==> flow/design.v <==
`timescale 1ns / 1ps
module pcpu(
 input wire clock, enable, reset, start,
 input wire [15:0] d_datain,   
 input wire [15:0] i_datain,   
 output  [7:0] i_addr,
 output  [7:0] d_addr,
 output  [15:0] d_dataout,
 output  d_we
    );
reg [15:0] gr [7:0];
reg nf, zf, cf;
reg cf_q;
reg state, next_state;
reg dw;
reg [7:0] pc;
reg [15:0] id_ir;
reg [15:0] wb_ir;
reg [15:0] ex_ir;
reg [15:0] mem_ir;
reg [15:0] smdr;
reg [15:0] smdr1;
reg signed [15:0] reg_C1;
reg signed [15:0] reg_A;
reg signed [15:0] reg_B;
reg signed [15:0] reg_C;
reg signed [15:0] ALUo;
reg signed [15:0] alu_last;
always @(posedge clock)
	begin
		if (!reset)
			state <= 1'b0;
		else
			state <= next_state;
	end
always @(*)
	begin
		case (state)
			1'b0 : 
				if ((enable == 1'b1) 
				&& (start == 1'b1))
					next_state = 1'b1;
				else	
					next_state = 1'b0;
			1'b1 :
				if ((enable == 1'b0) 
				|| (wb_ir[15:11] == 5'b00001))
					next_state = 1'b0;
				else
					next_state = 1'b1;
		endcase
	end
assign i_addr = pc;  
always @(posedge clock or negedge reset)
	begin
		if (!reset)
			begin
            id_ir <= 16'b0;
            pc <= 8'b0;
			end
		else if (state ==1'b1)
		begin
			if((i_datain[15:11] == 5'b01000 
				||i_datain[15:11] == 5'b10001
				||i_datain[15:11] == 5'b01011
				||i_datain[15:11] == 5'b10111 
				||i_datain[15:11] == 5'b01100 
				||i_datain[15:11] == 5'b01101 
				||i_datain[15:11] == 5'b01111 
				||i_datain[15:11] == 5'b01110) 
			  &&( (id_ir[15:11] == 5'b00010 && (id_ir[10:8]  == i_datain[6:4] || id_ir[10:8]  == i_datain[2:0])) 
			    ||(ex_ir[15:11] == 5'b00010 && (ex_ir[10:8]  == i_datain[6:4] || ex_ir[10:8]  == i_datain[2:0]))
				)
			  )  
			    begin
				   id_ir <= 16'b0;
				   pc <= pc;   
			    end		  			
  			else if (( i_datain[15:11] == 5'b00100
			         ||i_datain[15:11] == 5'b00110
					 ||i_datain[15:11] == 5'b00101
					 ||i_datain[15:11] == 5'b00111
					 ||i_datain[15:11] == 5'b00011)
                    &&((id_ir[15:11] == 5'b00010 &&(id_ir[10:8]  == i_datain[6:4])) 
					  ||(ex_ir[15:11] == 5'b00010 &&(ex_ir[10:8]  == i_datain[6:4]))
					  )
					)
					begin
					   id_ir <= 16'b0;
					   pc <= pc;   
					end 
			else if(id_ir[15:14] == 2'b11 || ex_ir[15:14] == 2'b11)
			        begin
				       id_ir <= 16'b0;
					   pc <= pc;   
					end 
			else
			  begin
				if(((mem_ir[15:11] == 5'b11010)
					&& (zf == 1'b1)) 
				|| ((mem_ir[15:11] == 5'b11011)
					&& (zf == 1'b0)))
				begin
					id_ir <= 16'b0;
					pc <= reg_C[7:0];
				end
				else if(((mem_ir[15:11] == 5'b11100)
					&& (nf == 1'b1)) 
				|| ((mem_ir[15:11] == 5'b11101)
					&& (nf == 1'b0)))
				begin
					id_ir <= 16'b0;
					pc <= reg_C[7:0];
				end
				else if(((mem_ir[15:11] == 5'b11110)
					&& (cf == 1'b1)) 
				|| ((mem_ir[15:11] == 5'b11111)
					&& (cf == 1'b0)))
				begin
					id_ir <= 16'b0;
					pc <= reg_C[7:0];
				end
				else if((mem_ir[15:11] == 5'b11000)			
				|| (mem_ir[15:11] == 5'b11001))
				begin
					id_ir <= 16'b0;
					pc <= reg_C[7:0];
				end
				else
				begin
				    id_ir <= i_datain;
					pc <= pc + 1;
				end
			  end   
		end  
	end  
always @(posedge clock or negedge reset) 
    begin
	    if (!reset)
			begin
				ex_ir <= 16'b0;
				reg_A <= 16'b0;
				reg_B <= 16'b0;
				smdr <= 16'b0;
			end
		else if (state == 1'b1)
			begin
				ex_ir <= id_ir;
				 if ((id_ir[15:14] == 2'b11 && id_ir[15:11] != 5'b11000) 
				|| (id_ir[15:11] == 5'b10000)
				|| (id_ir[15:11] == 5'b01001)
				|| (id_ir[15:11] == 5'b10011))
					reg_A <= gr[id_ir[10:8]];
				else if (id_ir[15:11] == 5'b00010) 
					reg_A <= gr[id_ir[6:4]];
				 else if(id_ir[6:4] == ex_ir[10:8])
				      reg_A <= ALUo;
			    else if(id_ir[6:4] == wb_ir[10:8]) 
				      reg_A <= reg_C1;
			    else if(id_ir[6:4] == mem_ir[10:8]) 
				      reg_A <= reg_C;
				else 
					reg_A <= gr[id_ir[6:4]];
			  if (id_ir[15:11] == 5'b00011)
					begin
						reg_B <= {12'b0000_0000_0000, id_ir[3:0]};  
						smdr <= gr[id_ir[10:8]];  
			      end
				else if(id_ir[2:0] == ex_ir[10:8])
				      reg_B <= ALUo;
			    else if(id_ir[2:0] == wb_ir[10:8]) 
				      reg_B <= reg_C1;
			    else if(id_ir[2:0] == mem_ir[10:8]) 
				      reg_B <= reg_C;
				else if  ((id_ir[15:11] == 5'b01000)
                || (id_ir[15:11] == 5'b10001)
				    || (id_ir[15:11] == 5'b01011)
				    || (id_ir[15:11] == 5'b10111)
				    || (id_ir[15:11] == 5'b01100)
					 || (id_ir[15:11] == 5'b01101)
					 || (id_ir[15:11] == 5'b01111)
					 || (id_ir[15:11] == 5'b01110))
					reg_B <= gr[id_ir[2:0]];
			end
	end		
always @ (*) 
    begin
		ALUo = alu_last;
		cf = cf_q;
		if  (ex_ir[15:11] == 5'b11000)
			ALUo = {8'b0, ex_ir[7:0]};
		else if  (ex_ir[15:14] == 2'b11)
		    ALUo = reg_A + {8'b0, ex_ir[7:0]};
		else 
		begin
			case(ex_ir[15:11])
			5'b00010: ALUo = reg_A + {12'b0000_0000_0000, ex_ir[3:0]};
			5'b00011: ALUo = reg_A + reg_B;
			5'b10000: {cf, ALUo} = reg_A + { ex_ir[7:0], 8'b0 };
			5'b01000: {cf, ALUo} = reg_A + reg_B;
			5'b01001:{cf, ALUo} = reg_A + { 8'b0, ex_ir[7:0] };
			5'b10001: {cf, ALUo} = reg_A + reg_B + cf_q;
			5'b01011: {cf, ALUo} = {{1'b0, reg_A} - reg_B};
			5'b10011: {cf, ALUo} = {1'b0, reg_A }- { 8'b0, ex_ir[7:0] };
			5'b10111:{cf, ALUo} = {{1'b0, reg_A} - reg_B - cf_q};
			5'b01100: {cf, ALUo} = {{1'b0, reg_A} - reg_B};
			5'b01101: {cf, ALUo} = {1'b0, reg_A & reg_B};
			5'b01111: {cf, ALUo} = {1'b0, reg_A | reg_B};
			5'b01110: {cf, ALUo} = {1'b0, reg_A ^ reg_B};
			5'b00100: {cf, ALUo} = {reg_A[4'b1111 - ex_ir[3:0]], reg_A << ex_ir[3:0]};
			5'b00110: {cf, ALUo} = {reg_A[ex_ir[3:0] - 4'b0001], reg_A >> ex_ir[3:0]};
			5'b00101: {cf, ALUo} = {reg_A[ex_ir[3:0] - 4'b0001], reg_A <<< ex_ir[3:0]};
			5'b00111: {cf, ALUo} = {reg_A[4'b1111 - ex_ir[3:0]], reg_A >>> ex_ir[3:0]};
			default: begin
					 end
        endcase								
		end
 end
always @(posedge clock or negedge reset)
    begin
	    if (!reset)
			begin
				alu_last <= 16'b0;
				cf_q <= 1'b0;
			end
		else if (state == 1'b1)
			begin
				alu_last <= ALUo;
				cf_q <= cf;
			end
	end
always @(posedge clock or negedge reset) 
    begin
	    if (!reset)
			begin
				mem_ir <= 16'b0;
				reg_C <= 16'b0;
				dw <= 0;
				nf <= 0;
				zf <= 0;
				smdr1 <= 16'b0;
			end
		else if (state == 1'b1)
			begin
				mem_ir <= ex_ir;
				reg_C <= ALUo;
				if (ex_ir[15:11] == 5'b00011)
					begin
						dw <= 1'b1;
						smdr1 <= smdr;
					end
				else if(ex_ir[15:14] != 2'b11 && ex_ir[15:11] != 5'b00010)
				     begin
				       zf <= (ALUo == 0)? 1:0;
					   nf <= (ALUo[15] == 1'b1)? 1:0;
						dw <= 1'b0;
				     end	
            else		
                 dw <= 1'b0;				
			end		
    end
assign d_dataout = smdr1;
assign d_we = dw;
assign d_addr = reg_C[7:0];
always @(posedge clock or negedge reset) 
    begin
	    if (!reset)
			begin
				wb_ir <= 16'b0;
				reg_C1 <= 16'b0;
			end
		else if (state == 1'b1)
			begin
				wb_ir <= mem_ir;			
				if (mem_ir[15:11] == 5'b00010)
					reg_C1 <= d_datain;
				else if(mem_ir[15:14] != 2'b11)
					reg_C1 <= reg_C;				
			end			
	end
always @(posedge clock or negedge reset) 
    begin
	    if (!reset)
			begin
			   gr[0] <= 16'b0;
				gr[1] <= 16'b0;
				gr[2] <= 16'b0;
				gr[3] <= 16'b0;
				gr[4] <= 16'b0;
				gr[5] <= 16'b0;
				gr[6] <= 16'b0;
				gr[7] <= 16'b0;
			end			
		else if (state == 1'b1)
			begin
				if ((wb_ir[15:14] != 2'b11) 
				   &&(wb_ir[15:11] != 5'b00011)		  
				   &&(wb_ir[15:11] != 5'b01100)
				)
					gr[wb_ir[10:8]] <= reg_C1;
			end	
   end
endmodule
==> flow/run.sh <==
#!/bin/bash
# the make line also repeats each setting of config.mk as NAME=value (left out here)
make -C /OpenROAD-flow-scripts/flow DESIGN_CONFIG=/design/flow/config.mk WORK_HOME=/design/flow/orfs CLKGATE_MAP_FILE= finish
==> flow/config.mk <==
export PLATFORM = sky130hd
export DESIGN_NAME = pcpu
export DESIGN_NICKNAME = pcpu
export VERILOG_FILES = /design/flow/design.v
export SDC_FILE = /design/flow/constraint.sdc
export NUM_CORES = 4
export LEC_CHECK = 0
export CAP_MARGIN = 20
export CORE_MARGIN = 2
export CORE_UTILIZATION = 65
export MAX_ROUTING_LAYER = met4
export SETUP_SLACK_MARGIN = 1.23
export SLEW_MARGIN = 20
export TNS_END_PERCENT = 5
==> flow/constraint.sdc <==
create_clock -name core_clock -period 4.69 [get_ports {clock}]
set_input_delay 0.9380 -clock core_clock [delete_from_list [all_inputs] [get_ports {clock}]]
set_output_delay 0.9380 -clock core_clock [all_outputs]
set_load 0.01 [all_outputs]
==> results.toml, run 1 <==
# yosys + openroad results
[status]
status = "did not finish"
haltStage = "5_1_grt"

[synthesis]
area_leaders = "dfrtp_1 (29%), mux2_2 (9.6%), mux4_2 (5.4%)"
ys_chip_area_um2 = 24100
xor_area_share_pct = 2.93
yosysMostFrequentCell = "dfrtp_1"
top_logic_kind = "AND-OR/OR-AND gates"
syn_area_um2 = 24100
ys.flops = 285
ys_sh_simple_pct = 15.9
ys_seq_share_pct = 29.5
ff_type = "dfrtp_1"
synth_cell_type_count = 95
syn_avg_cell_area_um2 = 8.80
yosys.area.top_type = "dfrtp_1"
yosysWarnings = 2
edf_count = 0
common_cells = "dfrtp_1 (284), nor2_1 (223), mux2_2 (205)"
ys_cells = 2745
synth_adder_area_share_pct = 4.57
mux_area_share_pct = 18.7
fp_nets = 2865
yosys.area.top_type_share_pct = 29.4
synth_cells = 2745
async_flop_share_pct = 99.6
compound_area_share_pct = 22.8

[floorplanning]
fp_util_pct = 66.0
pin_count = 69
die_w_um = 197
die_area_um2 = 38700
rows = 70
core_area_um2 = 36600
die_y_um = 197

[place]
detailedPlace.worstSlack_ns = 0.0209
port_buffers = 68
dp.cells = 3200
gp_congestion = 1.19
detailed_place_hpwl_mm = 77.3

[clock_tree]
cts_max_path_buffers = 3
hold_buffers = 0
cts_root_buf = "clkbuf_16"
htreeDepth = 1
cts_sinks = 285
cts_buffers = 30
repair_timing:
| action | CTS |
|---|---|
| setup buffers | 11 |
| endpoints found under the setup margin | 70 |
| gates resized | 31 |
| cloned | 1 |
| pin swaps | 10 |
stage by stage:
stage,util [%],instance area [um^2],hold slack (ns)
after CTS,74.2,27200,0.472
after detailed placement,70.5,25800,0.481
after global placement,70.5,25800,0.464
after floorplan,-,24300,0.444
==> run 2, diff against run 1 <==
- CELL_PAD_IN_SITES_DETAIL_PLACEMENT: unset -> 1
- CORE_MARGIN: 2 -> 4
- CORE_UTILIZATION: 65 -> 60
- CTS_CLUSTER_SIZE: unset -> 24
- GPL_ROUTABILITY_DRIVEN: unset -> 0
- MAX_ROUTING_LAYER: met4 -> met5
- MIN_ROUTING_LAYER: unset -> met2
- PLACE_DENSITY: unset -> 0.6
- SETUP_SLACK_MARGIN: 1.23 -> unset
- TNS_END_PERCENT: 5 -> unset
- clock period: 4.69 -> 5.51 ns (I/O delays scaled with it)
==> results.toml, run 2 <==
# yosys + openroad results
[floorplanning]
rows = 73
pin_count = 69
fp_util_pct = 60.8
die_y_um = 209
die_w_um = 209
core_area_um2 = 39700
die_area_um2 = 43500

[synthesis]
fp_nets = 2865
yosysMostFrequentCell = "dfrtp_1"
area_leaders = "dfrtp_1 (29%), mux2_2 (9.6%), mux4_2 (5.4%)"
yosys.area.top_type_share_pct = 29.4
yosys.area.top_type = "dfrtp_1"
yosysWarnings = 2
ys.flops = 285
edf_count = 0
synth_cell_type_count = 95
xor_area_share_pct = 2.93
compound_area_share_pct = 22.8
common_cells = "dfrtp_1 (284), nor2_1 (223), mux2_2 (205)"
synth_cells = 2745
async_flop_share_pct = 99.6
mux_area_share_pct = 18.7
ff_type = "dfrtp_1"
ys_chip_area_um2 = 24100
ys_seq_share_pct = 29.5
synth_adder_area_share_pct = 4.57
syn_avg_cell_area_um2 = 8.80
syn_area_um2 = 24100
ys_sh_simple_pct = 15.9
ys_cells = 2745
top_logic_kind = "AND-OR/OR-AND gates"

[global_route]
grt_usage_pct = 82.0
grt-ovfl-total = 62

[clock_tree]
cts_buffers = 35
cts_root_buf = "clkbuf_16"
htreeDepth = 2
post_cts_buffers = 0
cts_max_path_buffers = 3
cts_resized = 0
cts_sinks = 285
hold_buffers = 0

[status]
haltStage = "5_1_grt"
first-error = "[ERROR GRT-0116] Global routing finished with congestion. Check the congestion regions in the DRC Viewer."
status = "did not finish"

[place]
dp.cells = 3191
detailedPlace.worstSlack_ns = 0.437
place_area_um2 = 25300
detailed_place_hpwl_mm = 78.0
port_buffers = 68
-- run 2: layer usage --
| metal | overflow | track usage (%) |
|---|---|---|
| met1 | - | - |
| met2 | 7 | 85.3 |
| met3 | 39 | 89.9 |
| met4 | 12 | 67.8 |
| met5 | 4 | 61.2 |
==> run 3, diff against run 2 <==
- CELL_PAD_IN_SITES_DETAIL_PLACEMENT: 1 -> unset
- CORE_MARGIN: 4 -> 2
- CORE_UTILIZATION: 60 -> 23
- CTS_CLUSTER_SIZE: 24 -> unset
- GPL_ROUTABILITY_DRIVEN: 0 -> unset
- MAX_ROUTING_LAYER: met5 -> unset
- MIN_ROUTING_LAYER: met2 -> unset
- clock period: 5.51 -> 6.34 ns (I/O delays scaled with it)
==> results.toml, run 3 <==
# generated from flow reports
[setup_path]
slowest_stage = "or4b_4"
reg2reg_to = "id_ir[4]"
crit_end = "id_ir[4]"
cp_cell_sequence = "inv_1 -> ha_1 -> fa_1 -> nor3_2 -> nor4_1 -> nor4_4 -> nand4_2 -> or3_4 -> or4b_4 -> o31ai_1 -> a311oi_2 -> nor3_4 -> buf_4 -> and2_4 -> a22o_1"
cp-startpoint = "reg_A[0]"
worst-path-buf-inv = 2
worstPathMaxFanout = 16
r2r_cells = 15
worstSetupEndpointType = "flip-flop"
crit_family = "simple AND/OR/NAND/NOR gates"
critPathLaunchType = "flip-flop"
regToRegStartpoint = "reg_A[0]"
r2r_slack_ns = 1.02
crit_type = "reg -> reg"
max_stage_delay_ns = 0.59
worstPathRequired_ns = 6.85
cp.arrival_ns = 5.83
crit_cells = 15

[global_route]
grt_busiest_layer = "met2"
grt_util_met3_pct = 3.39
grt_usage_pct = 19.1
grt_pass1_wl_mm = 156
use_met1_pct = 24.6
grt-ovfl-total = 0
first_global_vias = 22025
antenna_found_initial = 7
grt_use_met2_pct = 30.4
grt_max_degree = 127

[detailed_routing]
drc = 0
drt_wl_total_mm = 106
vias_per_cell = 5.71
wire_per_inst_um = 25.9
first_iter_violations = 2779
ant_nets = 0
dr.pass1.iters = 6
vias = 23428

[pwr]
p_leak_nw = 10.9
vdd_drop_max_v = 0.000221
combinationalPowerShare_pct = 67.9
power-top-group = "combinational logic"
powerDensity_nw_per_um2 = 633
p_clk_share_pct = 11.2
p_switching_mw = 9.51
p_int_mw = 7.87
switching_share_pct = 54.7
powerClk_mw = 1.95
seq_power_share_pct = 20.9
pg_comb_mw = 11.8
power_mw = 17.4
powerSeq_mw = 3.63

[finish]
syn2layout_area_growth_pct = 13.7
finalInstanceArea_um2 = 27400
final_util_pct = 26.4
final_nets = 2819
final.fill_count = 11184

[synthesis]
fp_nets = 2865
async_flop_share_pct = 99.6
edf_count = 0
xor_area_share_pct = 2.93
yosys.area.top_type_share_pct = 29.4
syn_avg_cell_area_um2 = 8.80
ys_sh_simple_pct = 15.9
syn_area_um2 = 24100
compound_area_share_pct = 22.8
ys_seq_share_pct = 29.5
top_logic_kind = "AND-OR/OR-AND gates"
yosysWarnings = 2
ys.flops = 285
common_cells = "dfrtp_1 (284), nor2_1 (223), mux2_2 (205)"
synth_cell_type_count = 95
yosysMostFrequentCell = "dfrtp_1"
yosys.area.top_type = "dfrtp_1"
ys_cells = 2745
area_leaders = "dfrtp_1 (29%), mux2_2 (9.6%), mux4_2 (5.4%)"
synth_adder_area_share_pct = 4.57
mux_area_share_pct = 18.7
ff_type = "dfrtp_1"
synth_cells = 2745
ys_chip_area_um2 = 24100

[timing]
setup_viol = 0
worstMarginPinSlew_ns = 1.20
finalHoldViolations = 0
fmax_mhz = 188
maxSlewHeadroom_pct = 18.9
fin_tns_setup_ns = 0
rsz0062_at_grt = "false"
finalCritPeriodShare_pct = 84.0
fin_skew_ns = 0.0131
min_period_ns = 5.32
slew_violations = 0

[clock_tree]
tritoncts = "done"
cts_resized = 0
cts_buffers = 31
hold_buffers = 0
cts_max_path_buffers = 3
post_cts_buffers = 0
cts_root_buf = "clkbuf_16"
path_clk_slew_ns = 0.07
cts_sinks = 285
htreeDepth = 1
clk_latency_ns = 0.58

[floorplanning]
die_y_um = 328
rows = 118
core_area_um2 = 104000
fp_util_pct = 23.3
die_area_um2 = 108000
pin_count = 69
die_w_um = 328

[status]
status = "complete, no violations"

[min_path]
min_from = "smdr[0]"
whs_path_depth = 2
hold_class = "reg -> reg"
holdPathEnd = "smdr[0]"

[place]
place_area_um2 = 26400
detailed_place_hpwl_mm = 79.2
port_buffers = 68
gp_congestion = 1.07

[job]
tool_warnings = 71
drv_cap = 0
## run 3: stage by stage
step                hold WS, ns  setup slack (ns)  std cells
global placement          0.463              1.25       4046
finish                    0.473              1.02       4104
global route              0.511             0.789       4103
CTS                       0.484              1.05       4103
floorplan                 0.444              1.56       2745
detailed placement        0.470              1.10       4046
## run 3: cell type report
type	instances	area, um^2	area share, %
Inverter	98	368	1.34
Antenna cell	1	2.50	0.00912
Tap cell	1380	1730	6.29
Sequential cell	285	7140	26.0
Clock buffer	34	817	2.98
Multi-Input combinational cell	2120	15700	57.2
Clock inverter	23	274	0.998
Timing Repair Buffer	163	1410	5.14
## run 3: layer usage
layer	part of all wire [%]	vias to the layer above
met4	6.2	6
li1	-	10152
met1	40	11634
met2	45	1344
met5	0.029	-
met3	8.8	292
==> run 4, diff against run 3 <==
- CAP_MARGIN: 20 -> 5
- CORE_ASPECT_RATIO: unset -> 1.12
- CORE_UTILIZATION: 23 -> 70
- CTS_CLUSTER_DIAMETER: unset -> 28
- GPL_TIMING_DRIVEN: unset -> 1
- MAX_ROUTING_LAYER: unset -> met5
- PLACE_DENSITY: 0.6 -> unset
- SETUP_SLACK_MARGIN: unset -> 1.19
- TNS_END_PERCENT: unset -> 70
- clock period: 6.34 -> 4.23 ns (I/O delays scaled with it)
==> results.toml, run 4 <==
# yosys + openroad results
[status]
status = "did not finish"
haltStage = "5_1_grt"
first-error = "[ERROR GRT-0116] Global routing finished with congestion. Check the congestion regions in the DRC Viewer."

[synthesis]
synth_adder_area_share_pct = 4.57
xor_area_share_pct = 2.93
yosysMostFrequentCell = "dfrtp_1"
ys_chip_area_um2 = 24100
compound_area_share_pct = 22.8
edf_count = 0
ys_seq_share_pct = 29.5
ys.flops = 285
mux_area_share_pct = 18.7
fp_nets = 2865
yosysWarnings = 2
common_cells = "dfrtp_1 (284), nor2_1 (223), mux2_2 (205)"
async_flop_share_pct = 99.6
synth_cell_type_count = 95
ys_cells = 2745
top_logic_kind = "AND-OR/OR-AND gates"
area_leaders = "dfrtp_1 (29%), mux2_2 (9.6%), mux4_2 (5.4%)"
syn_area_um2 = 24100
ff_type = "dfrtp_1"
synth_cells = 2745
syn_avg_cell_area_um2 = 8.80
yosys.area.top_type = "dfrtp_1"
ys_sh_simple_pct = 15.9
yosys.area.top_type_share_pct = 29.4

[clock_tree]
hold_buffers = 0
cts_buffers = 67
htreeDepth = 3
cts_sinks = 285
cts_max_path_buffers = 3
cts_root_buf = "clkbuf_16"

[place]
place_area_um2 = 26300
gp_congestion = 1.25
port_buffers = 68
detailed_place_hpwl_mm = 74.7

[floorplanning]
die_w_um = 179
die_area_um2 = 36000
pin_count = 69
rows = 71
die_y_um = 201
fp_util_pct = 71.5
core_area_um2 = 33800

[global_route]
grt-ovfl-total = 847
grt_usage_pct = 86.1
run 4: routing by layer:
metal	global-route usage (%)	GRT overflow
met1	85.0	26
met2	100	499
met3	74.3	29
met4	87.3	291
met5	43.1	2
run 4: through the flow:
step           setup slack, ns  instances  hold WS, ns  total power [mW]
2_1_floorplan           -0.120       2745        0.444              16.6
3_3_place_gp            0.0164       3229        0.464              22.8
3_5_place_dp            -0.127       3229        0.477              23.4
4_1_cts                 0.0520       3421        0.407              32.0
run 4: what timing repair did:
action / 4_1_cts
endpoints found under the setup margin: 75
gates resized: 253
gates cloned: 4
pin swaps: 59
setup buffers: 66
==> run 5, diff against run 4 <==
- ABC_AREA: unset -> 0
- CELL_PAD_IN_SITES_DETAIL_PLACEMENT: unset -> 0
- CELL_PAD_IN_SITES_GLOBAL_PLACEMENT: unset -> 2
- CORE_ASPECT_RATIO: 1.12 -> 0.77
- CORE_UTILIZATION: 70 -> 25
- CTS_CLUSTER_DIAMETER: 28 -> unset
- CTS_CLUSTER_SIZE: unset -> 18
- GPL_ROUTABILITY_DRIVEN: unset -> 1
- SETUP_SLACK_MARGIN: 1.19 -> 0.45
- SLEW_MARGIN: 20 -> 0
- clock period: 4.23 -> 4.21 ns (I/O delays scaled with it)
==> results.toml, run 5 <==
# generated from flow reports
[status]
status = "finished with violations"
so_faults = "setup timing"

[setup_path]
critPathLaunchType = "flip-flop"
reg2reg_to = "id_ir[9]"
crit_cells = 14
worstSetupEndpointType = "flip-flop"
cp_cell_sequence = "ha_4 -> fa_2 -> nor3_4 -> nor4_4 -> nor4_4 -> nand4_2 -> or3_4 -> or4b_4 -> or4_4 -> a311oi_4 -> nor3_4 -> buf_6 -> and2_4 -> a22o_1"
crit_end = "id_ir[9]"
cp-startpoint = "reg_B[0]"
crit_type = "reg -> reg"
max_stage_delay_ns = 0.57
worstPathRequired_ns = 4.68
crit_family = "simple AND/OR/NAND/NOR gates"
worstPathMaxFanout = 8
worst-path-buf-inv = 1
cp.arrival_ns = 4.80
r2r_slack_ns = -0.13
r2r_cells = 14
slowest_stage = "or4b_4"
regToRegStartpoint = "reg_B[0]"

[synthesis]
ys.flops = 285
xor_area_share_pct = 2.93
edf_count = 0
syn_avg_cell_area_um2 = 8.80
ff_type = "dfrtp_1"
ys_seq_share_pct = 29.5
area_leaders = "dfrtp_1 (29%), mux2_2 (9.6%), mux4_2 (5.4%)"
ys_sh_simple_pct = 15.9
synth_adder_area_share_pct = 4.57
yosys.area.top_type_share_pct = 29.4
common_cells = "dfrtp_1 (284), nor2_1 (223), mux2_2 (205)"
ys_cells = 2745
fp_nets = 2865
yosys.area.top_type = "dfrtp_1"
ys_chip_area_um2 = 24100
top_logic_kind = "AND-OR/OR-AND gates"
yosysWarnings = 2
mux_area_share_pct = 18.7
yosysMostFrequentCell = "dfrtp_1"
synth_cells = 2745
async_flop_share_pct = 99.6
synth_cell_type_count = 95
compound_area_share_pct = 22.8
syn_area_um2 = 24100

[min_path]
hold_class = "in -> async"

[pwr]
p_switching_mw = 17.4
powerDensity_nw_per_um2 = 1050
switching_share_pct = 52.7
p_int_mw = 15.6
power-top-group = "combinational logic"
vdd_drop_max_v = 0.000379
pg_comb_mw = 24.0
p_clk_share_pct = 10.5
p_leak_nw = 13.0
combinationalPowerShare_pct = 73.0
powerSeq_mw = 5.46
powerClk_mw = 3.45
seq_power_share_pct = 16.6

[timing]
maxSlewHeadroom_pct = 33.4
rsz0062_at_grt = "true"
finalCritPeriodShare_pct = 103
slew_violations = 0
fin_tns_setup_ns = -2.00
finalHoldViolations = 0
setup_viol = 22
fmax_mhz = 230
fin_skew_ns = 0.0315
min_period_ns = 4.34
fin_ws_ns = -0.128
worstMarginPinSlew_ns = 0.996
hold_slack_ns = 0.316

[clock_tree]
cts_root_buf = "clkbuf_16"
cts_max_path_buffers = 3
hold_buffers = 0
cts_sinks = 285
tritoncts = "done"
clk_latency_ns = 0.60
path_clk_slew_ns = 0.06
htreeDepth = 2
cts_buffers = 38

[floorplanning]
die_y_um = 277
rows = 99
die_w_um = 358
fp_util_pct = 25.3
pin_count = 69
core_area_um2 = 95300
die_area_um2 = 99100

[finish]
final.fill_count = 9878
syn2layout_area_growth_pct = 30.3
final_util_pct = 33.0
final_nets = 3178
logic_area_um2 = 16800
instances_no_fill = 4351
regArea_um2 = 7150

[place]
detailed_place_hpwl_mm = 105
gp_congestion = 0.974
port_buffers = 68
dp.cells = 4257

[global_route]
antenna_found_initial = 11
grt_pass1_wl_mm = 189
grt-ovfl-total = 0
grt_max_degree = 92
first_global_vias = 24221
grt_usage_pct = 26.4

[detailed_routing]
vias = 25229
vias_per_cell = 5.80
drt_wl_total_mm = 134
wire_per_inst_um = 30.8
first_iter_violations = 2910
drc = 0
ant_nets = 0
dr.pass1.iters = 5

[job]
drv_cap = 0
tool_warnings = 71
-- run 5: what timing repair did --
action | CTS | global route
resized | 118 | 128
pin swaps | 23 | 54
endpoints found under the setup margin | 65 | 60
cloned | 2 | 0
setup buffers | 7 | 14
-- run 5: layout make-up --
| cell class | count | share of cell area (%) |
|---|---|---|
| diodes | 2 | 0.0159 |
| clock buffers | 49 | 3.35 |
| clock inverters | 20 | 0.756 |
| inverters | 98 | 1.21 |
| multi-input cells | 2121 | 53.3 |
| flip-flops and latches | 285 | 22.7 |
| well taps | 1262 | 5.02 |
| repair buffers | 514 | 13.6 |
-- run 5: routing by layer --
layer | share of wire, % | track usage (%) | vias to the layer above
li1 | - | - | 10884
met1 | 50 | 42.1 | 12975
met2 | 39 | 35.6 | 1208
met3 | 8.5 | 4.70 | 160
met4 | 2.5 | 6.13 | 2
met5 | 0.013 | 0 | -
-- run 5: metrics by stage --
stage / power, mW / setup WS [ns] / area (um^2)
after floorplan: 16.4 / -0.149 / 24300
after global placement: 27.1 / -0.453 / 28900
after detailed placement: 27.1 / -0.478 / 28900
final: 32.9 / -0.128 / 31500
after CTS: 31.5 / -0.0947 / 30800
after global routing: 34.4 / -0.203 / 31400
==> run 6, diff against run 5 <==
- ABC_AREA: 0 -> unset
- CAP_MARGIN: 5 -> 20
- CELL_PAD_IN_SITES_DETAIL_PLACEMENT: 0 -> unset
- CELL_PAD_IN_SITES_GLOBAL_PLACEMENT: 2 -> unset
- CORE_ASPECT_RATIO: 0.77 -> unset
- CORE_UTILIZATION: 25 -> 40
- CTS_CLUSTER_SIZE: 18 -> unset
- GPL_ROUTABILITY_DRIVEN: 1 -> unset
- GPL_TIMING_DRIVEN: 1 -> unset
- MAX_ROUTING_LAYER: met5 -> unset
- PLACE_DENSITY: unset -> 0.6
- SETUP_SLACK_MARGIN: 0.45 -> unset
- SLEW_MARGIN: 0 -> 20
- TNS_END_PERCENT: 70 -> unset
- clock period: 4.21 -> 8.0 ns (I/O delays scaled with it)
==> results.toml, run 6 <==
# generated from flow reports
[status]
status = "complete, no violations"

[pwr]
p_leak_nw = 10.7
vdd_drop_max_v = 0.000223
seq_power_share_pct = 21.4
powerDensity_nw_per_um2 = 514
p_int_mw = 6.11
combinationalPowerShare_pct = 68.0
p_switching_mw = 7.48
power-top-group = "combinational logic"
switching_share_pct = 55.0
p_clk_share_pct = 10.6
powerSeq_mw = 2.90
powerClk_mw = 1.44
pg_comb_mw = 9.25

[clock_tree]
cts_resized = 0
cts_max_path_buffers = 3
post_cts_buffers = 0
cts_sinks = 285
cts_buffers = 29
htreeDepth = 1
hold_buffers = 0
cts_root_buf = "clkbuf_16"
path_clk_slew_ns = 0.07
tritoncts = "done"
clk_latency_ns = 0.57

[finish]
syn2layout_area_growth_pct = 9.51
final_util_pct = 44.1
final.fill_count = 5938
final_nets = 2792

[setup_path]
r2r_slack_ns = 1.85
reg2reg_to = "id_ir[1]"
slowest_stage = "nor3_4"
cp-startpoint = "reg_A[4]"
critPathLaunchType = "flip-flop"
cp_cell_sequence = "inv_1 -> ha_1 -> nor2b_1 -> o21ai_0 -> a31oi_1 -> nor3b_1 -> and2_0 -> or4b_4 -> o31ai_1 -> a311oi_2 -> nor3_4 -> and2_4 -> a22o_1"
max_stage_delay_ns = 0.87
crit_cells = 13
worstSetupEndpointType = "flip-flop"
crit_type = "reg -> reg"
r2r_cells = 13
regToRegStartpoint = "reg_A[4]"
crit_end = "id_ir[1]"
cp.arrival_ns = 6.66
worst-path-buf-inv = 1
worstPathMaxFanout = 21
crit_family = "simple AND/OR/NAND/NOR gates"
worstPathRequired_ns = 8.51

[place]
detailed_place_hpwl_mm = 82.5
gp_congestion = 1.06
port_buffers = 68

[timing]
finalCritPeriodShare_pct = 76.9
slew_violations = 0
worstMarginPinSlew_ns = 1.23
min_period_ns = 6.15
fin_tns_setup_ns = 0
rsz0062_at_grt = "false"
fin_skew_ns = 0.0138
setup_viol = 0
fmax_mhz = 162
finalHoldViolations = 0
maxSlewHeadroom_pct = 17.5

[job]
drv_cap = 0
tool_warnings = 71

[synthesis]
synth_cell_type_count = 95
async_flop_share_pct = 99.6
ys_cells = 2745
synth_adder_area_share_pct = 4.57
ff_type = "dfrtp_1"
ys_chip_area_um2 = 24100
yosys.area.top_type_share_pct = 29.4
yosysWarnings = 2
yosysMostFrequentCell = "dfrtp_1"
yosys.area.top_type = "dfrtp_1"
compound_area_share_pct = 22.8
fp_nets = 2865
synth_cells = 2745
xor_area_share_pct = 2.93
area_leaders = "dfrtp_1 (29%), mux2_2 (9.6%), mux4_2 (5.4%)"
edf_count = 0
ys.flops = 285
syn_area_um2 = 24100
common_cells = "dfrtp_1 (284), nor2_1 (223), mux2_2 (205)"
ys_sh_simple_pct = 15.9
mux_area_share_pct = 18.7
ys_seq_share_pct = 29.5
top_logic_kind = "AND-OR/OR-AND gates"
syn_avg_cell_area_um2 = 8.80

[detailed_routing]
wire_per_inst_um = 31.7
ant_nets = 0
drt_wl_total_mm = 110
vias = 23096
drc = 0
dr.pass1.iters = 6
first_iter_violations = 2573
vias_per_cell = 6.64

[global_route]
grt_usage_pct = 34.8
grt_max_degree = 133
grt_util_met3_pct = 3.58
use_met1_pct = 43.8
grt_use_met2_pct = 57.0
grt-ovfl-total = 0
grt_busiest_layer = "met2"
antenna_found_initial = 0
first_global_vias = 22344
grt_pass1_wl_mm = 160

[min_path]
min_from = "smdr[9]"
holdPathEnd = "smdr[9]"
whs_path_depth = 2
hold_class = "reg -> reg"

[floorplanning]
core_area_um2 = 60000
rows = 90
pin_count = 69
die_y_um = 250
die_w_um = 250
fp_util_pct = 40.2
die_area_um2 = 62300
## run 6: layout make-up
cell class	count	area, um^2	share of cell area (%)
multi-input combinational	2120	15700	59.5
sequential	285	7140	27.0
timing repair buffer	138	1220	4.63
tap	782	978	3.70
clock buffer	38	779	2.95
inverter	98	368	1.39
clock inverter	14	205	0.776
antenna	1	2.50	0.00946
## run 6: stage by stage
step                      setup slack [ns]  total power [mW]  instances  cell area [um^2]  hold slack (ns)
after floorplan                       3.22              8.49       2745             24100            0.444
after global placement                2.16              11.8       3423             25500            0.472
after detailed placement              2.04              11.9       3423             25500            0.469
after CTS                             2.01              13.3       3475             26400            0.483
after global routing                  1.52              14.3       3475             26400            0.509
final                                 1.85              13.6       3476             26400            0.478
## run 6: layer usage
layer,part of all wire (%),wire [um],vias to the layer above
met3,6.0,6610,285
li1,-,-,10103
met5,0,0,-
met1,40,43700,11587
met4,7.8,8550,0
met2,47,51200,1121
==> run 7, diff against run 6 <==
- CAP_MARGIN: 20 -> 5
- CORE_ASPECT_RATIO: unset -> 1.12
- CORE_UTILIZATION: 40 -> 68
- CTS_CLUSTER_SIZE: unset -> 34
- GPL_TIMING_DRIVEN: unset -> 1
- MAX_ROUTING_LAYER: unset -> met5
- PLACE_DENSITY: 0.6 -> unset
- SETUP_SLACK_MARGIN: unset -> -0.25
- TNS_END_PERCENT: unset -> 70
- clock period: 8.0 -> 3.99 ns (I/O delays scaled with it)
==> results.toml, run 7 <==
# generated from flow reports
[timing]
hold_slack_ns = 0.215
setup_viol = 42
maxSlewHeadroom_pct = 17.2
fin_ws_ns = -0.259
rsz0062_at_grt = "true"
fin_skew_ns = 0.0214
finalHoldViolations = 0
min_period_ns = 4.25
fmax_mhz = 235
finalCritPeriodShare_pct = 106
worstMarginPinSlew_ns = 1.24
slew_violations = 0

[detailed_routing]
wire_per_inst_um = 31.6
first_iter_violations = 4864
vias = 26919
vias_per_cell = 7.88
ant_nets = 0
drt_wl_total_mm = 108
drc = 0
dr.pass1.iters = 12

[pwr]
powerClk_mw = 2.85
vdd_drop_max_v = 0.000665
seq_power_share_pct = 19.0
power-top-group = "combinational logic"
switching_share_pct = 53.3
p_leak_nw = 12.1
powerDensity_nw_per_um2 = 1090
pg_comb_mw = 22.1
p_switching_mw = 16.4
p_int_mw = 14.4
combinationalPowerShare_pct = 71.7
p_clk_share_pct = 9.3
power_mw = 30.8
powerSeq_mw = 5.85

[floorplanning]
die_y_um = 203
die_w_um = 182
die_area_um2 = 37000
core_area_um2 = 35300
fp_util_pct = 68.5
rows = 73
pin_count = 69

[setup_path]
crit_family = "simple AND/OR/NAND/NOR gates"
crit_end = "id_ir[8]"
max_stage_delay_ns = 0.56
r2r_slack_ns = -0.26
worstPathMaxFanout = 8
cp.arrival_ns = 4.76
worstSetupEndpointType = "flip-flop"
critPathLaunchType = "flip-flop"
worstPathRequired_ns = 4.50
regToRegStartpoint = "reg_B[2]"
crit_cells = 15
r2r_cells = 15
worst-path-buf-inv = 3
slowest_stage = "or4b_4"
cp_cell_sequence = "inv_1 -> ha_2 -> nor2b_1 -> buf_4 -> nor4_1 -> nor4_4 -> nand4_2 -> or3_4 -> or4b_4 -> or4_4 -> and4_4 -> nor3_4 -> buf_12 -> and2_4 -> a22o_1"
crit_type = "reg -> reg"
cp-startpoint = "reg_B[2]"
reg2reg_to = "id_ir[8]"

[synthesis]
ys_cells = 2745
fp_nets = 2865
top_logic_kind = "AND-OR/OR-AND gates"
ff_type = "dfrtp_1"
synth_adder_area_share_pct = 4.57
common_cells = "dfrtp_1 (284), nor2_1 (223), mux2_2 (205)"
mux_area_share_pct = 18.7
yosysWarnings = 2
edf_count = 0
synth_cell_type_count = 95
async_flop_share_pct = 99.6
ys_seq_share_pct = 29.5
synth_cells = 2745
syn_avg_cell_area_um2 = 8.80
yosys.area.top_type = "dfrtp_1"
xor_area_share_pct = 2.93
yosysMostFrequentCell = "dfrtp_1"
area_leaders = "dfrtp_1 (29%), mux2_2 (9.6%), mux4_2 (5.4%)"
ys_sh_simple_pct = 15.9
syn_area_um2 = 24100
ys.flops = 285
compound_area_share_pct = 22.8
ys_chip_area_um2 = 24100
yosys.area.top_type_share_pct = 29.4

[finish]
syn2layout_area_growth_pct = 17.2
final.fill_count = 2195
final_nets = 3054
logic_area_um2 = 15900
regArea_um2 = 7140

[global_route]
first_global_vias = 26441
use_met1_pct = 63.9
grt_busiest_layer = "met2"
grt_max_degree = 91
grt-ovfl-total = 0
antenna_found_initial = 16
grt_use_met2_pct = 83.9
grt_usage_pct = 58.5
grt_util_met3_pct = 27.5
grt_pass1_wl_mm = 164

[min_path]
hold_class = "in -> async"

[place]
detailedPlace.worstSlack_ns = -0.320
gp_congestion = 1.28
port_buffers = 68
detailed_place_hpwl_mm = 75.9

[clock_tree]
cts_max_path_buffers = 3
path_clk_slew_ns = 0.06
clk_latency_ns = 0.60
cts_root_buf = "clkbuf_16"
tritoncts = "done"
htreeDepth = 1
cts_sinks = 285
cts_buffers = 30

[job]
tool_warnings = 72
drv_cap = 0

[status]
status = "finished with violations"
so_faults = "setup timing"
run 7: layout make-up:
type / instances / area share [%]
flip-flops and latches: 285 / 25.3
inverters: 98 / 1.31
clock buffers: 43 / 3.08
multi-input cells: 2121 / 56.3
well taps: 450 / 1.99
repair buffers: 398 / 11.6
diodes: 8 / 0.0708
clock inverters: 12 / 0.349
run 7: timing repair:
| item | in CTS | in global routing |
|---|---|---|
| gates resized | 5 | 30 |
| endpoints found under the setup margin | 21 | 34 |
| hold buffers | 0 | 0 |
| setup buffers | 0 | 4 |
| pin swaps | 3 | 10 |
| gates cloned | 1 | 1 |
run 7: through the flow:
| step | utilization [%] | cells | cell area [um^2] | TNS [ns] |
|---|---|---|---|---|
| global route | 80.2 | 3410 | 28300 | -10.89 |
| CTS | 79.7 | 3401 | 28100 | -4.78 |
| global placement | 76.8 | 3345 | 27100 | -4.59 |
| floorplan | - | 2745 | 24300 | -7.40 |
| detailed placement | 76.8 | 3345 | 27100 | -6.71 |
| finish | 80.2 | 3415 | 28300 | -7.06 |
run 7: routing by layer:
layer | routed length (um) | vias up | part of all wire (%)
met1 | 33400 | 12350 | 31
met5 | 234 | - | 0.22
li1 | - | 10641 | -
met3 | 16400 | 1154 | 15
met4 | 13400 | 22 | 12
met2 | 44500 | 2752 | 41
==> run 8, diff against run 7 <==
- CAP_MARGIN: 5 -> 0
- CORE_ASPECT_RATIO: 1.12 -> 0.5
- CORE_UTILIZATION: 68 -> 72
- CTS_CLUSTER_DIAMETER: unset -> 334
- CTS_CLUSTER_SIZE: 34 -> 95
- GPL_TIMING_DRIVEN: 1 -> unset
- MAX_ROUTING_LAYER: met5 -> unset
- PLACE_DENSITY: unset -> 0.4
- SETUP_SLACK_MARGIN: -0.25 -> -0.3
- TNS_END_PERCENT: 70 -> unset
- clock period: 3.99 -> 3.13 ns (I/O delays scaled with it)
==> results.toml, run 8 <==
# yosys + openroad results
[synthesis]
syn_avg_cell_area_um2 = 8.80
synth_cells = 2745
fp_nets = 2865
ys_seq_share_pct = 29.5
synth_cell_type_count = 95
xor_area_share_pct = 2.93
yosysWarnings = 2
mux_area_share_pct = 18.7
edf_count = 0
top_logic_kind = "AND-OR/OR-AND gates"
ys_cells = 2745
async_flop_share_pct = 99.6
syn_area_um2 = 24100
ys_sh_simple_pct = 15.9
yosys.area.top_type_share_pct = 29.4
ys_chip_area_um2 = 24100
ys.flops = 285
yosysMostFrequentCell = "dfrtp_1"
yosys.area.top_type = "dfrtp_1"
synth_adder_area_share_pct = 4.57
ff_type = "dfrtp_1"
area_leaders = "dfrtp_1 (29%), mux2_2 (9.6%), mux4_2 (5.4%)"
compound_area_share_pct = 22.8
common_cells = "dfrtp_1 (284), nor2_1 (223), mux2_2 (205)"

[floorplanning]
fp_util_pct = 73.1
core_area_um2 = 33000
rows = 47
die_area_um2 = 35100
die_w_um = 263
die_y_um = 133
pin_count = 69

[global_route]
grt-ovfl-total = 15
grt_usage_pct = 80.8

[status]
haltStage = "5_1_grt"
status = "did not finish"
first-error = "[ERROR GRT-0232] Routing congestion too high. Check the congestion heatmap in the GUI."

[place]
detailed_place_hpwl_mm = 82.2
gp_congestion = 1.26
place_area_um2 = 29500
port_buffers = 68
dp.cells = 3654

[clock_tree]
cts_buffers = 6
cts_root_buf = "clkbuf_16"
htreeDepth = 1
cts_max_path_buffers = 3
cts_sinks = 285
-- run 8: metal layers --
layer / GRT usage [%] / GRT overflow
met5: 50.0 / 0
met4: 76.5 / 9
met3: 72.5 / 1
met2: 93.2 / 5
met1: 80.5 / 0
-- run 8: stage by stage --
step                total power, mW  hold WS, ns  setup WS (ns)  TNS, ns
floorplan                      22.2        0.330          -1.23   -35.30
CTS                            40.5        0.503          -1.14   -47.73
detailed placement             36.6        0.468          -1.25   -55.85
global placement               35.4        0.462          -1.07   -49.33
-- run 8: timing repair --
item                                   4_1_cts
setup endpoints to repair                   69
pin swaps                                   66
hold buffers                                 1
resized                                    201
endpoints found under the hold margin       56
setup buffers                               32
cloned                                       1
==> run 9, diff against run 8 <==
- ABC_AREA: unset -> 1
- CAP_MARGIN: 0 -> 20
- CORE_ASPECT_RATIO: 0.5 -> unset
- CORE_UTILIZATION: 72 -> 64
- CTS_CLUSTER_DIAMETER: 334 -> unset
- CTS_CLUSTER_SIZE: 95 -> 99
- PLACE_DENSITY: 0.4 -> 0.6
- SETUP_SLACK_MARGIN: -0.3 -> unset
- clock period: 3.13 -> 4.12 ns (I/O delays scaled with it)
==> results.toml, run 9 <==
# generated from flow reports
[timing]
finalHoldViolations = 0
fin_skew_ns = 0.0348
fin_ws_ns = -0.193
finalCritPeriodShare_pct = 105
slew_violations = 0
fin_tns_setup_ns = -0.193
worstMarginPinSlew_ns = 1.27
fmax_mhz = 232
min_period_ns = 4.31
setup_viol = 1
maxSlewHeadroom_pct = 15.3

[synthesis]
yosysWarnings = 2
compound_area_share_pct = 19.6
synth_adder_area_share_pct = 4.65
ys_seq_share_pct = 30.0
async_flop_share_pct = 99.6
top_logic_kind = "simple AND/OR/NAND/NOR gates"
ys_cells = 3695
synth_cell_type_count = 57
synth_cells = 3695
syn_avg_cell_area_um2 = 6.43
common_cells = "nand2_1 (1039), inv_1 (403), nand3_1 (365)"
yosys.area.top_type = "dfrtp_1"
ff_type = "dfrtp_1"
yosys.area.top_type_share_pct = 29.9
edf_count = 0
mux_area_share_pct = 0
ys_chip_area_um2 = 23800
yosysMostFrequentCell = "nand2_1"
syn_area_um2 = 23800
area_leaders = "dfrtp_1 (30%), nand2_1 (16%), nand3_1 (7.7%)"
xor_area_share_pct = 1.73
fp_nets = 3815
ys.flops = 285
ys_sh_simple_pct = 33.9

[global_route]
antenna_found_initial = 5
first_global_vias = 27119
grt_pass1_wl_mm = 161
grt_usage_pct = 54.9
grt_max_degree = 107
grt-ovfl-total = 0

[setup_path]
worstPathRequired_ns = 4.57
crit_type = "reg -> reg"
r2r_cells = 9
slowest_stage = "dfrtp_1"
crit_family = "AND-OR/OR-AND gates"
regToRegStartpoint = "id_ir[2]"
critPathLaunchType = "flip-flop"
max_stage_delay_ns = 0.94
worstPathMaxFanout = 13
cp_cell_sequence = "inv_1 -> nand3_1 -> inv_1 -> nand2_1 -> o211ai_1 -> o41ai_1 -> a31oi_1 -> o21ai_0 -> o22ai_1"
path_common_cell = "inv_1"
cp-startpoint = "id_ir[2]"
crit_cells = 9
worstSetupEndpointType = "flip-flop"
worst-path-buf-inv = 2
crit_end = "reg_B[14]"
r2r_slack_ns = -0.19
cp.arrival_ns = 4.76
reg2reg_to = "reg_B[14]"

[clock_tree]
clk_latency_ns = 0.62
cts_root_buf = "clkbuf_16"
htreeDepth = 1
cts_buffers = 30
tritoncts = "done"
path_clk_slew_ns = 0.07
cts_max_path_buffers = 3
cts_sinks = 285

[floorplanning]
die_area_um2 = 38700
die_w_um = 197
core_area_um2 = 36600
rows = 70
fp_util_pct = 64.9
die_y_um = 197
pin_count = 69

[place]
gp_congestion = 1.20
port_buffers = 68
detailed_place_hpwl_mm = 78.8

[detailed_routing]
vias = 29340
drc = 0
dr.max_layer_used = "met5"
wire_per_inst_um = 25.5
dr.pass1.iters = 14
drt_wl_total_mm = 107
ant_nets = 0
wl_met1_mm = 34.8
first_iter_violations = 5666
vias_per_cell = 6.98
dr_wl_met3_mm = 17.1
wl_met2_mm = 42.5

[pwr]
p_leak_nw = 12.3
pg_comb_mw = 15.1
p_int_mw = 9.58
seq_power_share_pct = 20.3
vdd_drop_max_v = 0.000555
switching_share_pct = 57.6
powerSeq_mw = 4.59
p_switching_mw = 13.0
p_clk_share_pct = 13.1
power-top-group = "combinational logic"
powerClk_mw = 2.97
combinationalPowerShare_pct = 66.6
powerDensity_nw_per_um2 = 865

[job]
drv_cap = 0
tool_warnings = 73

[status]
status = "finished with violations"
so_faults = "setup timing"

[finish]
final_util_pct = 71.4
syn2layout_area_growth_pct = 10.0
final_nets = 3836

[min_path]
hold_class = "in -> async"
==> run 9: routing by layer <==
metal | vias up | global-route usage (%)
met5 | - | 3.32
met4 | 6 | 48.3
met3 | 953 | 19.8
met2 | 2853 | 78.9
met1 | 13154 | 64.7
li1 | 12374 | -
==> run 9: layout make-up <==
class | instances | area, um^2
repair buffers | 175 | 1520
inverters | 424 | 1590
fillers | 3070 | 10500
flip-flops and latches | 285 | 7130
multi-input cells | 2800 | 14300
diodes | 2 | 5.00
clock inverters | 12 | 214
well taps | 468 | 586
clock buffers | 40 | 818
==> run 9: what timing repair did <==
action,4_1_cts,5_1_grt
endpoints found under the setup margin,0,30
hold buffers,0,0
buffers inserted,0,0
gates resized,0,8
==> run 9: metrics by stage <==
stage | hold WS (ns) | setup WS (ns) | instances | total power, mW | cell area (um^2)
floorplan | 0.453 | 0.942 | 3695 | 13.6 | 23800
finish | 0.208 | -0.193 | 4206 | 22.6 | 26100
global placement | 0.466 | 0.385 | 4151 | 18.1 | 25100
CTS | 0.252 | 0.241 | 4203 | 21.4 | 26100
global route | 0.266 | -0.00111 | 4204 | 23.5 | 26100
detailed placement | 0.471 | 0.288 | 4151 | 18.4 | 25100
==> run 10, diff against run 9 <==
- CORE_ASPECT_RATIO: unset -> 0.98
- CORE_MARGIN: 2 -> 8
- CORE_UTILIZATION: 64 -> 67
- CTS_CLUSTER_SIZE: 99 -> unset
- GPL_TIMING_DRIVEN: unset -> 1
- HOLD_SLACK_MARGIN: unset -> -0.02
- MAX_ROUTING_LAYER: unset -> met5
- MIN_ROUTING_LAYER: unset -> met1
- PLACE_DENSITY: 0.6 -> unset
- PLACE_DENSITY_LB_ADDON: unset -> 0.21
- SETUP_SLACK_MARGIN: unset -> 0.6
- TNS_END_PERCENT: unset -> 35
- clock period: 4.12 -> 8.03 ns (I/O delays scaled with it)
==> results.toml, run 10 <==
# generated from flow reports
[pwr]
seq_power_share_pct = 22.4
powerDensity_nw_per_um2 = 432
vdd_drop_max_v = 0.000301
p_int_mw = 4.74
p_clk_share_pct = 13.3
power-top-group = "combinational logic"
p_leak_nw = 11.9
combinationalPowerShare_pct = 64.3
powerClk_mw = 1.47
pg_comb_mw = 7.11
p_switching_mw = 6.32
switching_share_pct = 57.2
powerSeq_mw = 2.47

[finish]
syn2layout_area_growth_pct = 7.66
final.fill_count = 2938
final_nets = 3769

[min_path]
min_from = "smdr1[0]"
whs_path_depth = 2
holdPathEnd = "smdr1[0]"
hold_class = "reg -> reg"

[synthesis]
ys_cells = 3695
top_logic_kind = "simple AND/OR/NAND/NOR gates"
yosys.area.top_type = "dfrtp_1"
yosysMostFrequentCell = "nand2_1"
ys_sh_simple_pct = 33.9
syn_area_um2 = 23800
xor_area_share_pct = 1.73
synth_cell_type_count = 57
mux_area_share_pct = 0
fp_nets = 3815
async_flop_share_pct = 99.6
edf_count = 0
ys.flops = 285
yosys.area.top_type_share_pct = 29.9
ys_chip_area_um2 = 23800
ys_seq_share_pct = 30.0
ff_type = "dfrtp_1"
synth_adder_area_share_pct = 4.65
syn_avg_cell_area_um2 = 6.43
common_cells = "nand2_1 (1039), inv_1 (403), nand3_1 (365)"
area_leaders = "dfrtp_1 (30%), nand2_1 (16%), nand3_1 (7.7%)"
compound_area_share_pct = 19.6
yosysWarnings = 2
synth_cells = 3695

[clock_tree]
htreeDepth = 1
cts_sinks = 285
tritoncts = "done"
hold_buffers = 0
post_cts_buffers = 0
path_clk_slew_ns = 0.07
cts_resized = 0
clk_latency_ns = 0.56
cts_buffers = 28
cts_root_buf = "clkbuf_16"
cts_max_path_buffers = 3

[timing]
fin_skew_ns = 0.0126
maxSlewHeadroom_pct = 17.8
worstMarginPinSlew_ns = 1.22
hold_slack_ns = 0.482
min_period_ns = 5.13
finalHoldViolations = 0
slew_violations = 0
fin_tns_setup_ns = 0
setup_viol = 0
fmax_mhz = 195
rsz0062_at_grt = "false"
finalCritPeriodShare_pct = 63.8

[setup_path]
worst-path-buf-inv = 1
cp_cell_sequence = "inv_1 -> ha_1 -> xnor2_1 -> nand2_2 -> nand2_2 -> nand3_1 -> nand3_1 -> nand3_1 -> nand3_1 -> nand3_1 -> nor2_1 -> nand4_2 -> nand3_4 -> nand2_1 -> nand3_1 -> nand2_1"
r2r_cells = 16
max_stage_delay_ns = 1.00
crit_end = "pc[3]"
critPathLaunchType = "flip-flop"
crit_type = "reg -> reg"
slowest_stage = "dfrtp_1"
cp.arrival_ns = 5.58
r2r_slack_ns = 2.90
crit_cells = 16
worstSetupEndpointType = "flip-flop"
worstPathMaxFanout = 31
worstPathRequired_ns = 8.48
crit_family = "simple AND/OR/NAND/NOR gates"
path_common_cell = "nand3_1"
reg2reg_to = "pc[3]"
cp-startpoint = "ex_ir[1]"
regToRegStartpoint = "ex_ir[1]"

[global_route]
grt_pass1_wl_mm = 156
antenna_found_initial = 5
grt-ovfl-total = 0
first_global_vias = 26982
grt_usage_pct = 47.9
grt_max_degree = 140

[job]
drv_cap = 0
tool_warnings = 74

[detailed_routing]
ant_nets = 0
first_iter_violations = 5508
vias_per_cell = 6.95
drt_wl_total_mm = 102
wire_per_inst_um = 24.8
drc = 0
dr.pass1.iters = 11
vias = 28677

[place]
gp_congestion = 1.21
detailed_place_hpwl_mm = 73.8
port_buffers = 68

[floorplanning]
die_area_um2 = 41700
die_w_um = 206
pin_count = 69
fp_util_pct = 67.8
die_y_um = 202
rows = 68
core_area_um2 = 35100

[status]
status = "complete, no violations"
[run 10: final cells by class]
type / count / area (um^2) / area share [%]
multi-input combinational: 2800 / 14300 / 55.7
tap: 455 / 569 / 2.23
antenna: 2 / 5.00 / 0.0196
clock inverter: 8 / 169 / 0.660
clock buffer: 43 / 848 / 3.32
inverter: 424 / 1590 / 6.22
timing repair buffer: 110 / 1010 / 3.96
sequential: 285 / 7130 / 27.9
[run 10: stage by stage]
stage               util, %  total power [mW]  worst slack [ns]  cells  cell area, um^2
floorplan                 -              6.96              4.85   3695            23800
global placement       70.0              8.90              3.46   4074            24500
global route           73.0              11.6              2.78   4126            25600
CTS                    72.9              10.5              3.27   4125            25600
finish                 73.0              11.1              2.90   4127            25600
detailed placement     70.0              9.05              3.28   4074            24500
[run 10: layer usage]
layer  track usage, %  routed length (um)  vias to the layer above
met2             69.7               42100                     2733
li1                 -                   -                    12244
met5             3.08                 217                        -
met4             38.0               10800                       14
met1             56.9               33500                    12817
met3             16.0               15600                      869
==> run 11, diff against run 10 <==
- CAP_MARGIN: 20 -> 5
- CELL_PAD_IN_SITES_DETAIL_PLACEMENT: unset -> 1
- CELL_PAD_IN_SITES_GLOBAL_PLACEMENT: unset -> 2
- CORE_ASPECT_RATIO: 0.98 -> unset
- CORE_UTILIZATION: 67 -> 27
- CTS_CLUSTER_DIAMETER: unset -> 37
- CTS_CLUSTER_SIZE: unset -> 23
- GPL_TIMING_DRIVEN: 1 -> unset
- HOLD_SLACK_MARGIN: -0.02 -> 0.28
- MAX_ROUTING_LAYER: met5 -> met4
- MIN_ROUTING_LAYER: met1 -> met2
- PLACE_DENSITY_LB_ADDON: 0.21 -> 0.25
- SETUP_SLACK_MARGIN: 0.6 -> 0.99
- TNS_END_PERCENT: 35 -> 25
- clock period: 8.03 -> 5.97 ns (I/O delays scaled with it)
==> results.toml, run 11 <==
# generated from flow reports
[status]
status = "complete, no violations"

[floorplanning]
rows = 108
fp_util_pct = 27.3
core_area_um2 = 87000
die_area_um2 = 97700
pin_count = 69
die_y_um = 313
die_w_um = 313

[detailed_routing]
drt_wl_total_mm = 140
wire_per_inst_um = 28.4
vias_per_cell = 7.75
dr.pass1.iters = 9
vias = 38197
drc = 0
ant_nets = 0
first_iter_violations = 8340

[synthesis]
syn_avg_cell_area_um2 = 6.43
top_logic_kind = "simple AND/OR/NAND/NOR gates"
area_leaders = "dfrtp_1 (30%), nand2_1 (16%), nand3_1 (7.7%)"
xor_area_share_pct = 1.73
mux_area_share_pct = 0
async_flop_share_pct = 99.6
syn_area_um2 = 23800
synth_cell_type_count = 57
ys_seq_share_pct = 30.0
yosys.area.top_type_share_pct = 29.9
edf_count = 0
ys.flops = 285
yosysWarnings = 2
yosys.area.top_type = "dfrtp_1"
synth_adder_area_share_pct = 4.65
common_cells = "nand2_1 (1039), inv_1 (403), nand3_1 (365)"
compound_area_share_pct = 19.6
ys_sh_simple_pct = 33.9
ys_chip_area_um2 = 23800
ff_type = "dfrtp_1"
ys_cells = 3695
yosysMostFrequentCell = "nand2_1"
synth_cells = 3695
fp_nets = 3815

[clock_tree]
cts_buffers = 59
cts_sinks = 285
htreeDepth = 2
cts_resized = 0
path_clk_slew_ns = 0.05
post_cts_buffers = 0
clk_latency_ns = 0.67
hold_buffers = 0
cts_root_buf = "clkbuf_16"
tritoncts = "done"
cts_max_path_buffers = 3

[setup_path]
r2r_slack_ns = 1.09
path_common_cell = "nand2_1"
reg2reg_to = "reg_A[0]"
cp.arrival_ns = 5.35
critPathLaunchType = "flip-flop"
crit_end = "reg_A[0]"
crit_type = "reg -> reg"
regToRegStartpoint = "ex_ir[15]"
cp_cell_sequence = "inv_1 -> nand2_1 -> nor2_1 -> nand2_1 -> nand2_1 -> buf_4 -> o21ai_0 -> nand3_1 -> nor2_1 -> nand2_1 -> nand2_1 -> nand2_1 -> nand2_1 -> o21ai_0 -> o21ai_0 -> a22oi_1"
cp-startpoint = "ex_ir[15]"
worstSetupEndpointType = "flip-flop"
worst-path-buf-inv = 2
worstPathMaxFanout = 13
r2r_cells = 16
crit_cells = 16
worstPathRequired_ns = 6.44
crit_family = "simple AND/OR/NAND/NOR gates"
slowest_stage = "o21ai_0"
max_stage_delay_ns = 0.72

[pwr]
powerClk_mw = 3.54
power-top-group = "combinational logic"
powerSeq_mw = 3.29
combinationalPowerShare_pct = 62.1
switching_share_pct = 58.1
seq_power_share_pct = 18.3
pg_comb_mw = 11.2
p_clk_share_pct = 19.7
powerDensity_nw_per_um2 = 647
p_leak_nw = 12.6
vdd_drop_max_v = 0.000276
p_int_mw = 7.53
p_switching_mw = 10.5

[timing]
setup_viol = 0
hold_slack_ns = 0.479
rsz0062_at_grt = "false"
slew_violations = 0
fmax_mhz = 205
min_period_ns = 4.88
fin_skew_ns = 0.0398
fin_tns_setup_ns = 0
finalHoldViolations = 0
worstMarginPinSlew_ns = 1.35
finalCritPeriodShare_pct = 81.7
maxSlewHeadroom_pct = 8.85

[finish]
final_nets = 3832
finalInstanceArea_um2 = 27800
instances_no_fill = 4927
syn2layout_area_growth_pct = 17.1
final_util_pct = 32.0

[place]
dp.cells = 4804
place_area_um2 = 25700
gp_congestion = 1.14
detailed_place_hpwl_mm = 103
port_buffers = 68

[min_path]
hold_class = "reg -> reg"
min_from = "gr[0][7]"
whs_path_depth = 2
holdPathEnd = "gr[0][7]"

[global_route]
grt-ovfl-total = 0
grt_pass1_wl_mm = 200
antenna_found_initial = 1
grt_max_degree = 93
grt_usage_pct = 43.6
first_global_vias = 42102

[job]
drv_cap = 0
tool_warnings = 68
==> run 11: area by class of cell <==
type,instances,area (um^2)
multi-input combinational,2800,14300
antenna,11,27.5
clock inverter,41,510
sequential,285,7130
fill,11112,59200
tap,1155,1450
inverter,424,1590
clock buffer,69,1570
timing repair buffer,142,1250
==> run 11: stage by stage <==
step	power, mW	setup slack (ns)
global placement	13.4	1.70
finish	18.0	1.09
floorplan	9.36	2.79
CTS	17.0	1.58
detailed placement	13.4	1.60
global route	18.9	0.994
==> run 11: routing by layer <==
metal	track usage (%)	up-vias	share of wire, %
met1	-	12692	0
met3	54.1	1496	40
li1	-	12313	-
met2	50.2	11696	46
met4	13.2	0	14
met5	-	-	0
==> run 12, diff against run 11 <==
- CELL_PAD_IN_SITES_DETAIL_PLACEMENT: 1 -> 2
- CELL_PAD_IN_SITES_GLOBAL_PLACEMENT: 2 -> unset
- CORE_ASPECT_RATIO: unset -> 0.77
- CORE_MARGIN: 8 -> 2
- CORE_UTILIZATION: 27 -> 25
- CTS_CLUSTER_DIAMETER: 37 -> unset
- CTS_CLUSTER_SIZE: 23 -> 18
- GPL_ROUTABILITY_DRIVEN: unset -> 0
- GPL_TIMING_DRIVEN: unset -> 0
- HOLD_SLACK_MARGIN: 0.28 -> unset
- MAX_ROUTING_LAYER: met4 -> met5
- MIN_ROUTING_LAYER: met2 -> unset
- PLACE_DENSITY_LB_ADDON: 0.25 -> unset
- SETUP_SLACK_MARGIN: 0.99 -> 0.67
- SLEW_MARGIN: 20 -> 0
- TNS_END_PERCENT: 25 -> 70
- clock period: 5.97 -> 4.23 ns (I/O delays scaled with it)
==> results.toml, run 12 <==
# yosys + openroad results
[synthesis]
yosys.area.top_type = "dfrtp_1"
ys.flops = 285
async_flop_share_pct = 99.6
area_leaders = "dfrtp_1 (30%), nand2_1 (16%), nand3_1 (7.7%)"
synth_adder_area_share_pct = 4.65
ys_cells = 3695
mux_area_share_pct = 0
ys_chip_area_um2 = 23800
yosys.area.top_type_share_pct = 29.9
synth_cell_type_count = 57
compound_area_share_pct = 19.6
edf_count = 0
ff_type = "dfrtp_1"
yosysWarnings = 2
synth_cells = 3695
common_cells = "nand2_1 (1039), inv_1 (403), nand3_1 (365)"
top_logic_kind = "simple AND/OR/NAND/NOR gates"
syn_area_um2 = 23800
fp_nets = 3815
syn_avg_cell_area_um2 = 6.43
yosysMostFrequentCell = "nand2_1"
xor_area_share_pct = 1.73
ys_seq_share_pct = 30.0
ys_sh_simple_pct = 33.9

[floorplanning]
die_y_um = 275
die_w_um = 355
fp_util_pct = 25.1
pin_count = 69
core_area_um2 = 94500
die_area_um2 = 97500
rows = 99

[place]
detailed_place_hpwl_mm = 127
detailedPlace.worstSlack_ns = -1.10
port_buffers = 68
dp.cells = 5029

[clock_tree]
cts_max_path_buffers = 3
htreeDepth = 2
cts_buffers = 38
hold_buffers = 0
cts_sinks = 285
cts_root_buf = "clkbuf_16"

[status]
status = "did not finish"
haltStage = "5_1_grt"
==> run 12: metrics by stage <==
step                      util, %  area (um^2)  power [mW]  hold WS (ns)
after CTS                    31.1        29400        26.7         0.383
after floorplan                 -        23800        13.2         0.453
after detailed placement     27.6        26100        20.2         0.479
after global placement       27.5        26000        17.7         0.465
==> run 12: timing repair <==
action	in CTS
gates cloned	2
setup endpoints to repair	80
buffers inserted	67
resized	420
pin swaps	71
Power figures rest on the tool's default switching activity, not on a simulated workload.
